==> inputs of branch maple <==
==> flow/design.v (excerpt) <==
module MODULE_STATIC_PROCESS (
    input clk,
    input rst,
    input [3:0] state_info,
    input [11:0] read_from_aux,
    input [11:0] read_from_ram,
    output reg [11:0] write2aux,
    output reg [11:0] write2ram,
    output reg [9:0] write2aux_addr,
    output reg [9:0] read_from_aux_addr,
    output reg [18:0] write2ram_addr,
    output reg[18:0] read_from_ram_addr,
    output reg ena_write_ram,
    output done
);
clock: 15.7 ns
lec_check: 0
abc_area: 1
cap_margin: 30
cell_pad_in_sites_detail_placement: 0
cell_pad_in_sites_global_placement: 3
core_margin: 9
core_utilization: 47
cts_cluster_diameter: 263
cts_cluster_size: 20
gpl_timing_driven: 1
max_routing_layer: met4
min_routing_layer: met1
place_density: 0.54
slew_margin: 15
tns_end_percent: 25
run.sh (not shown) runs the stock make flow with config.mk's settings and CLKGATE_MAP_FILE=.
==> inputs of branch fjord, as changes to branch maple <==
==> flow/config.mk (replaced) <==
export PLATFORM = sky130hd
export DESIGN_NAME = MODULE_STATIC_PROCESS
export DESIGN_NICKNAME = MODULE_STATIC_PROCESS
export VERILOG_FILES = /design/flow/design.v
export SDC_FILE = /design/flow/constraint.sdc
export NUM_CORES = 4
export LEC_CHECK = 0
export CAP_MARGIN = 20
export CORE_MARGIN = 2
export CORE_UTILIZATION = 72
export CTS_CLUSTER_DIAMETER = 207
export CTS_CLUSTER_SIZE = 100
export PLACE_DENSITY = 0.6
export SLEW_MARGIN = 20
==> flow/constraint.sdc (replaced) <==
create_clock -name core_clock -period 16.1 [get_ports {clk}]
set_input_delay 3.2200 -clock core_clock [delete_from_list [all_inputs] [get_ports {clk}]]
set_output_delay 3.2200 -clock core_clock [all_outputs]
set_load 0.01 [all_outputs]
==> inputs of branch delta, as changes to branch maple <==
==> flow/config.mk (replaced) <==
export PLATFORM = sky130hd
export DESIGN_NAME = MODULE_STATIC_PROCESS
export DESIGN_NICKNAME = MODULE_STATIC_PROCESS
export VERILOG_FILES = /design/flow/design.v
export SDC_FILE = /design/flow/constraint.sdc
export NUM_CORES = 4
export LEC_CHECK = 0
export ABC_AREA = 0
export CAP_MARGIN = 20
export CELL_PAD_IN_SITES_GLOBAL_PLACEMENT = 3
export CORE_ASPECT_RATIO = 1.09
export CORE_MARGIN = 2
export CORE_UTILIZATION = 32
export MAX_ROUTING_LAYER = met4
export PLACE_DENSITY_LB_ADDON = 0.03
export SETUP_SLACK_MARGIN = 5.0
export SLEW_MARGIN = 5
export TNS_END_PERCENT = 30
==> flow/constraint.sdc (replaced) <==
create_clock -name core_clock -period 23.9 [get_ports {clk}]
set_input_delay 4.7800 -clock core_clock [delete_from_list [all_inputs] [get_ports {clk}]]
set_output_delay 4.7800 -clock core_clock [all_outputs]
set_load 0.01 [all_outputs]
==> ci_impl_report.md <==
### Yosys + OpenROAD results

| Metric | Value |
|---|---|
| Halt Stage | `global routing (5_1_grt)` |
| Status | `did not finish` |
| Tool Error | `[ERROR GRT-0232] Routing congestion too high. Check the congestion heatmap in the GUI.` |
| DIE HEIGHT | `229 um` |
| Simple-Gate Fraction of Synth Area | `0.263` |
| Most frequent cells after synthesis | `nor2_1, nand2_1, dfxtp_1` |
-- figures above: branch fjord

==> ci_impl_report.md <==
### Flow metrics

| Metric | Value |
|---|---|
| Endpoints failing setup | `24` |
| Final worst setup slack | `-2.29 ns` |
| Most frequent cells after synthesis | `nor2_1, nand2_1, dfxtp_1` |
| SO Viols | `setup timing` |
| Status | `failed layout checks` |
| DIE HEIGHT | `357 um` |
| Simple-Gate Fraction of Synth Area | `0.263` |
-- figures above: branch delta

==> ci_impl_report.md <==
### Yosys + OpenROAD results

| Metric | Value |
|---|---|
| Synth flops | `373` |
| Simple-Gate Fraction of Synth Area | `0.331` |
| Halt Stage | `global placement without I/O (3_1_place_gp_skip_io)` |
| Tool Error | `[ERROR GPL-0301] Utilization 120.280 % exceeds 100%.` |
| Status | `did not finish` |
| Most frequent cells after synthesis | `nand2_1, inv_1, nor2_1` |
| DIE HEIGHT | `294 um` |
-- figures above: branch maple



==> inputs of v19 <==
Starting RTL as in the previous note.
make LEC_CHECK=0 ABC_AREA=1 CAP_MARGIN=20 CORE_MARGIN=2 CORE_UTILIZATION=66 CTS_CLUSTER_DIAMETER=293 HOLD_SLACK_MARGIN=-0.09 PLACE_DENSITY=0.6 SLEW_MARGIN=20 finish   # period 23.5 ns
==> v28 (differences from v19) <==
--- a/flow/config.mk
+++ b/flow/config.mk
@@ -7,9 +7,10 @@
 export LEC_CHECK = 0
 export ABC_AREA = 1
-export CAP_MARGIN = 20
+export CAP_MARGIN = 0
 export CORE_MARGIN = 2
-export CORE_UTILIZATION = 66
-export CTS_CLUSTER_DIAMETER = 293
-export HOLD_SLACK_MARGIN = -0.09
+export CORE_UTILIZATION = 72
+export CTS_CLUSTER_DIAMETER = 157
+export CTS_CLUSTER_SIZE = 98
 export PLACE_DENSITY = 0.6
 export SLEW_MARGIN = 20
+export TNS_END_PERCENT = 5
==> flow/constraint.sdc (replaced) <==
create_clock -name core_clock -period 15.8 [get_ports {clk}]
set_input_delay 3.1600 -clock core_clock [delete_from_list [all_inputs] [get_ports {clk}]]
set_output_delay 3.1600 -clock core_clock [all_outputs]
set_load 0.01 [all_outputs]
==> v38 (differences from v19) <==
==> flow/config.mk (replaced) <==
export PLATFORM = sky130hd
export DESIGN_NAME = MODULE_STATIC_PROCESS
export DESIGN_NICKNAME = MODULE_STATIC_PROCESS
export VERILOG_FILES = /design/flow/design.v
export SDC_FILE = /design/flow/constraint.sdc
export NUM_CORES = 4
export LEC_CHECK = 0
export CAP_MARGIN = 20
export CORE_MARGIN = 2
export CORE_UTILIZATION = 71
export MAX_ROUTING_LAYER = met4
export SETUP_SLACK_MARGIN = 5.0
export SLEW_MARGIN = 20
==> flow/constraint.sdc (replaced) <==
create_clock -name core_clock -period 27.9 [get_ports {clk}]
set_input_delay 5.5800 -clock core_clock [delete_from_list [all_inputs] [get_ports {clk}]]
set_output_delay 5.5800 -clock core_clock [all_outputs]
set_load 0.01 [all_outputs]
==> comparison table <==
item                                                                                      v19                        v28                   v38
Count of plain and timing-repair buffers in the layout                                    539                          -                   408
Logic depth of the worst register-to-register path                                        161                          -                   113
Critical path start-end classification                                              in -> reg                          -             in -> reg
Endpoint kind of the worst setup timing path                                             flop                          -                  flop
Overall routed net length                                                          152,000 µm                          -            158,000 µm
Final design instance area without fill                                            42,600 µm²                          -            42,100 µm²
Average via count per standard cell                                                      6.56                          -                  7.55
Seq Cell Count                                                                            373                          -                   373
Classification of the worst-slack hold path                                        reg -> reg                          -            reg -> reg
Required time worst endpoint                                                         24.03 ns                          -              28.43 ns
Floorplan Utilization                                                                   66.5%                      73.0%                 71.6%
Clk Latency, worst-skew pair                                                          0.62 ns                          -               0.62 ns
Filler-free cell count of the finished design                                           6,909                          -                 6,010
DRC viols                                                                                   0                          -                     0
Final HPWL DP                                                                       95,600 µm                  94,100 µm            101,000 µm
Clock slew at the register clock pins of the worst setup and hold paths               0.08 ns                          -               0.06 ns
Worst path setup slack after routing                                                 -4.07 ns                          -             -0.345 ns
Logic share of the area                                                                 58.4%                          -                 67.0%
Crit path max fanout                                                                        7                          -                     6
Combinational cell area excluding buffers and inverters                            24,900 µm²                          -            28,200 µm²
Sequential share of cell area                                                           17.5%                          -                 17.7%
Outcome                                                                       failed layout checks  aborted with a tool error       failed layout checks
Last stage reached                                                                          -             global routing                     -
Reasons for failing layout checks                                        negative setup slack                          -  negative setup slack
And-or/or-and share of the synthesized area                                             21.8%                      21.8%                 27.6%


==> inputs of 01-23 <==
Starting RTL as in the previous note.
Design MODULE_STATIC_PROCESS, start of the top module:
module MODULE_STATIC_PROCESS (
    input clk,
    input rst,
    input [3:0] state_info,
    input [11:0] read_from_aux,
    input [11:0] read_from_ram,
    output reg [11:0] write2aux,
    output reg [11:0] write2ram,
    output reg [9:0] write2aux_addr,
    output reg [9:0] read_from_aux_addr,
    output reg [18:0] write2ram_addr,
    output reg[18:0] read_from_ram_addr,
    output reg ena_write_ram,
    output done
);
reg [18:0] cnt;
reg done_;
assign done=done_;
reg [4:0] cnt_buffer;
reg [11:0] color_buffer;
reg [11:0] buffer;
reg [11:0] color_reduced;
reg [15:0] color_cnt_1;
reg [15:0] color_cnt_2;
reg [15:0] color_cnt_3;
reg [15:0] color_cnt_4;
reg [15:0] color_cnt_5;
reg [15:0] color_cnt_6;
reg [15:0] color_cnt_7;
reg [15:0] color_cnt_8;
reg [15:0] color_cnt_9;
reg [15:0] color_cnt_10;
reg [15:0] color_cnt_11;
reg [15:0] color_cnt_12;
reg [15:0] color_cnt_13;
reg [15:0] color_cnt_14;
reg [15:0] color_cnt_15;
reg [15:0] color_cnt_16;
reg is_read_done;
always @(posedge clk) 
begin
    if(!rst)
    begin
      cnt=0;
      done_=0;
      cnt_buffer=0;
      color_buffer=0;
      buffer=0;
      color_reduced=0;
      color_cnt_1=0;
      color_cnt_2=0;
      color_cnt_3=0;
      color_cnt_4=0;
      color_cnt_5=0;
      color_cnt_6=0;
      color_cnt_7=0;
      color_cnt_8=0;
      color_cnt_9=0;
      color_cnt_10=0;
      color_cnt_11=0;
      color_cnt_12=0;
      color_cnt_13=0;
      color_cnt_14=0;
      color_cnt_15=0;
      color_cnt_16=0;
      is_read_done=0;
      write2aux=0;
      write2ram=0;
      write2aux_addr=0;
      read_from_aux_addr=0;
      write2ram_addr=0;
      read_from_ram_addr=0;
  ...
Settings: LEC_CHECK=0, ABC_AREA=1, CAP_MARGIN=20, CORE_ASPECT_RATIO=0.56, CORE_MARGIN=2, CORE_UTILIZATION=37, GPL_ROUTABILITY_DRIVEN=0, PLACE_DENSITY_LB_ADDON=0.06, SETUP_SLACK_MARGIN=5.0, SLEW_MARGIN=20; clock period 33.4 ns.
==> 03-10: changes against 01-23 <==
Settings changed: ABC_AREA 1 to unset, CORE_ASPECT_RATIO 0.56 to unset, CORE_UTILIZATION 37 to 65, CTS_CLUSTER_DIAMETER set to 238, GPL_ROUTABILITY_DRIVEN 0 to unset, MAX_ROUTING_LAYER set to met4, PLACE_DENSITY set to 0.6, PLACE_DENSITY_LB_ADDON 0.06 to unset, SETUP_SLACK_MARGIN 5.0 to unset.
==> flow/constraint.sdc (replaced) <==
create_clock -name core_clock -period 24.7 [get_ports {clk}]
set_input_delay 4.9400 -clock core_clock [delete_from_list [all_inputs] [get_ports {clk}]]
set_output_delay 4.9400 -clock core_clock [all_outputs]
set_load 0.01 [all_outputs]
==> results <==
Outcome: 03-10 failed layout checks; 01-23 no timing/DRC/antenna violations
Layout check failures: 03-10 setup timing; 01-23 -
Highest Signal Layer: 03-10 met4; 01-23 met5
Unrepaired setup endpoints after global routing: 03-10 true; 01-23 false
Post-synthesis cell count: 03-10 5,159; 01-23 5,792
Critical hold path startpoint: 03-10 buffer[9]$_SDFFE_PN0P_; 01-23 write2ram_addr[0]$_SDFFE_PN0P_
Arrival @ worst endpoint: 03-10 27.54 ns; 01-23 27.90 ns
Synthesis area per yosys: 03-10 36,600 um2; 01-23 35,700 um2
Multi-input comb cells: 03-10 4,278; 01-23 4,267
Count of different cell masters after synthesis: 03-10 132; 01-23 81
Synth Area in Compound Gates: 03-10 27.6%; 01-23 21.8%
Post-CTS setup buffers: 03-10 74; 01-23 26
Clk ins delay skew pair: 03-10 0.61 ns; 01-23 0.63 ns
Setup WS post-layout: 03-10 -2.30 ns; 01-23 6.02 ns
Met1 track demand over resource in global routing: 03-10 58.6%; 01-23 49.0%
Mean instance size in the synthesized netlist: 03-10 7.09 um2; 01-23 6.17 um2
AND/OR/NAND/NOR Cells, Area Fraction: 03-10 26.3%; 01-23 33.1%
Adder-cell share of the synthesized area: 03-10 7.23%; 01-23 7.15%
Finished Layout Cells: 03-10 6,305; 01-23 7,233
Number of resized instances in the post-cts repair step: 03-10 73; 01-23 65
Cell count in the Yosys report: 03-10 5,159; 01-23 5,792


==> inputs of amber <==
MODULE_STATIC_PROCESS again, from the RTL that the note above started with.
clock: 15.2 ns
lec_check: 0
abc_area: 1
cap_margin: 40
core_aspect_ratio: 1.16
core_margin: 2
core_utilization: 72
cts_cluster_diameter: 178
cts_cluster_size: 98
place_density: 0.6
setup_slack_margin: 4.4
slew_margin: 20
tns_end_percent: 5
==> inputs of harbor, as changes to amber <==
CAP_MARGIN = 20   (was 40)
CELL_PAD_IN_SITES_GLOBAL_PLACEMENT = 3   (was unset)
CORE_ASPECT_RATIO = 1.09   (was 1.16)
CORE_UTILIZATION = 40   (was 72)
CTS_CLUSTER_DIAMETER = unset   (was 178)
CTS_CLUSTER_SIZE = unset   (was 98)
PLACE_DENSITY = unset   (was 0.6)
PLACE_DENSITY_LB_ADDON = 0.2   (was unset)
SETUP_SLACK_MARGIN = unset   (was 4.4)
SLEW_MARGIN = 5   (was 20)
TNS_END_PERCENT = unset   (was 5)
==> flow/constraint.sdc (replaced) <==
create_clock -name core_clock -period 23.9 [get_ports {clk}]
set_input_delay 4.7800 -clock core_clock [delete_from_list [all_inputs] [get_ports {clk}]]
set_output_delay 4.7800 -clock core_clock [all_outputs]
set_load 0.01 [all_outputs]
==> impl_metrics.yaml <==
# yosys + openroad results
outcome:
  status: "aborted with a tool error"
  failing_step: "global routing"
  tool.error: "[ERROR GRT-0232] Routing congestion too high. Check the congestion heatmap in the GUI."
clock_tree:
  clock-sinks: 373
floorplanning:
  core_sq_um: 48900
  io-pin-count: 114
placement:
  placed_cells: 6978
-- figures above: amber

==> impl_metrics.yaml <==
# yosys + openroad results
floorplanning:
  core_sq_um: 88600
outcome:
  status: "aborted with a tool error"
  tool.error: "[ERROR FLW-0024] Place density exceeds 1.0 (current PLACE_DENSITY_LB_ADDON =  0.2). Please check if the value of  PLACE_DENSITY_LB_ADDON is between 0 and 0.99."
  failing_step: "global placement without I/O"
synth:
  yosysMostFrequentCell: "nand2_1"
  ys_warn_count: 1
  synth_adder_area_share: 0.0715
  synth_seq_share: 0.209
  async_flop_share: 0
-- figures above: harbor



==> inputs of run A <==
Starting RTL as in the previous note.
==> flow/config.mk <==
export PLATFORM = sky130hd
export DESIGN_NAME = MODULE_STATIC_PROCESS
export DESIGN_NICKNAME = MODULE_STATIC_PROCESS
export VERILOG_FILES = /design/flow/design.v
export SDC_FILE = /design/flow/constraint.sdc
export NUM_CORES = 4
export LEC_CHECK = 0
export ABC_AREA = 1
export CAP_MARGIN = 25
export CELL_PAD_IN_SITES_DETAIL_PLACEMENT = 1
export CORE_ASPECT_RATIO = 0.86
export CORE_MARGIN = 2
export CORE_UTILIZATION = 40
export CTS_CLUSTER_SIZE = 83
export MIN_ROUTING_LAYER = met1
export PLACE_DENSITY_LB_ADDON = 0.12
export SETUP_SLACK_MARGIN = 5.0
export SLEW_MARGIN = 20
export TNS_END_PERCENT = 75
==> flow/constraint.sdc <==
create_clock -name core_clock -period 29.0 [get_ports {clk}]
set_input_delay 5.8000 -clock core_clock [delete_from_list [all_inputs] [get_ports {clk}]]
set_output_delay 5.8000 -clock core_clock [all_outputs]
set_load 0.01 [all_outputs]
==> run K (differences from run A) <==
- CAP_MARGIN: 25 -> 20
- CELL_PAD_IN_SITES_DETAIL_PLACEMENT: 1 -> not set
- CORE_ASPECT_RATIO: 0.86 -> not set
- CORE_UTILIZATION: 40 -> 72
- CTS_CLUSTER_DIAMETER: not set -> 238
- CTS_CLUSTER_SIZE: 83 -> 42
- MAX_ROUTING_LAYER: not set -> met4
- MIN_ROUTING_LAYER: met1 -> not set
- PLACE_DENSITY: not set -> 0.6
- PLACE_DENSITY_LB_ADDON: 0.12 -> not set
- SETUP_SLACK_MARGIN: 5.0 -> not set
- TNS_END_PERCENT: 75 -> not set
==> flow/constraint.sdc (replaced) <==
create_clock -name core_clock -period 24.7 [get_ports {clk}]
set_input_delay 4.9400 -clock core_clock [delete_from_list [all_inputs] [get_ports {clk}]]
set_output_delay 4.9400 -clock core_clock [all_outputs]
set_load 0.01 [all_outputs]
==> results <==
- Run A ran to the end with no violations. Run K ended with an error in global routing.
- In synthesized cell count, run A and run K do not differ.
- In area after synthesis, run K and run A do not differ.
- Of run K and run A, run A has the higher die area (gap 44%, measured against run A).
==> figures <==
item	run A	run K
Post-CTS setup buffer count	107	77
Place WS	-0.511 ns	-1.79 ns
Placed Cells incl. Taps	6,963	6,665
Pre-Place Util	0.404	0.730
Outcome	finished clean	did not finish
Stage where the flow stopped	-	global routing
Die X	326 microns	227 microns
Area share of and/or/nand/nor cells after synthesis	0.331	0.331
Number of warnings reported in the yosys synthesis log	1	1
Final weighted congestion in routability-driven placement	1.02	1.16
Number of levels in the clock H-tree	2	1
Number of CTS-inserted buffers	47	12
Die Outline Area	91,800 sq um	51,400 sq um
Area share, top type	0.209	0.209
Y dimension of the die	281 microns	227 microns
Row count	101	81
Fraction of registers with async set/reset	0	0
Detailed placement HPWL	116 mm	97.3 mm
Post-synth area from yosys stat	35,700 sq um	35,700 sq um
Post-cts repair resize count	124	83
Core area	88,500 sq um	49,000 sq um
Buffers added on ports	113	113
Post-DP Area	38,300 sq um	39,300 sq um
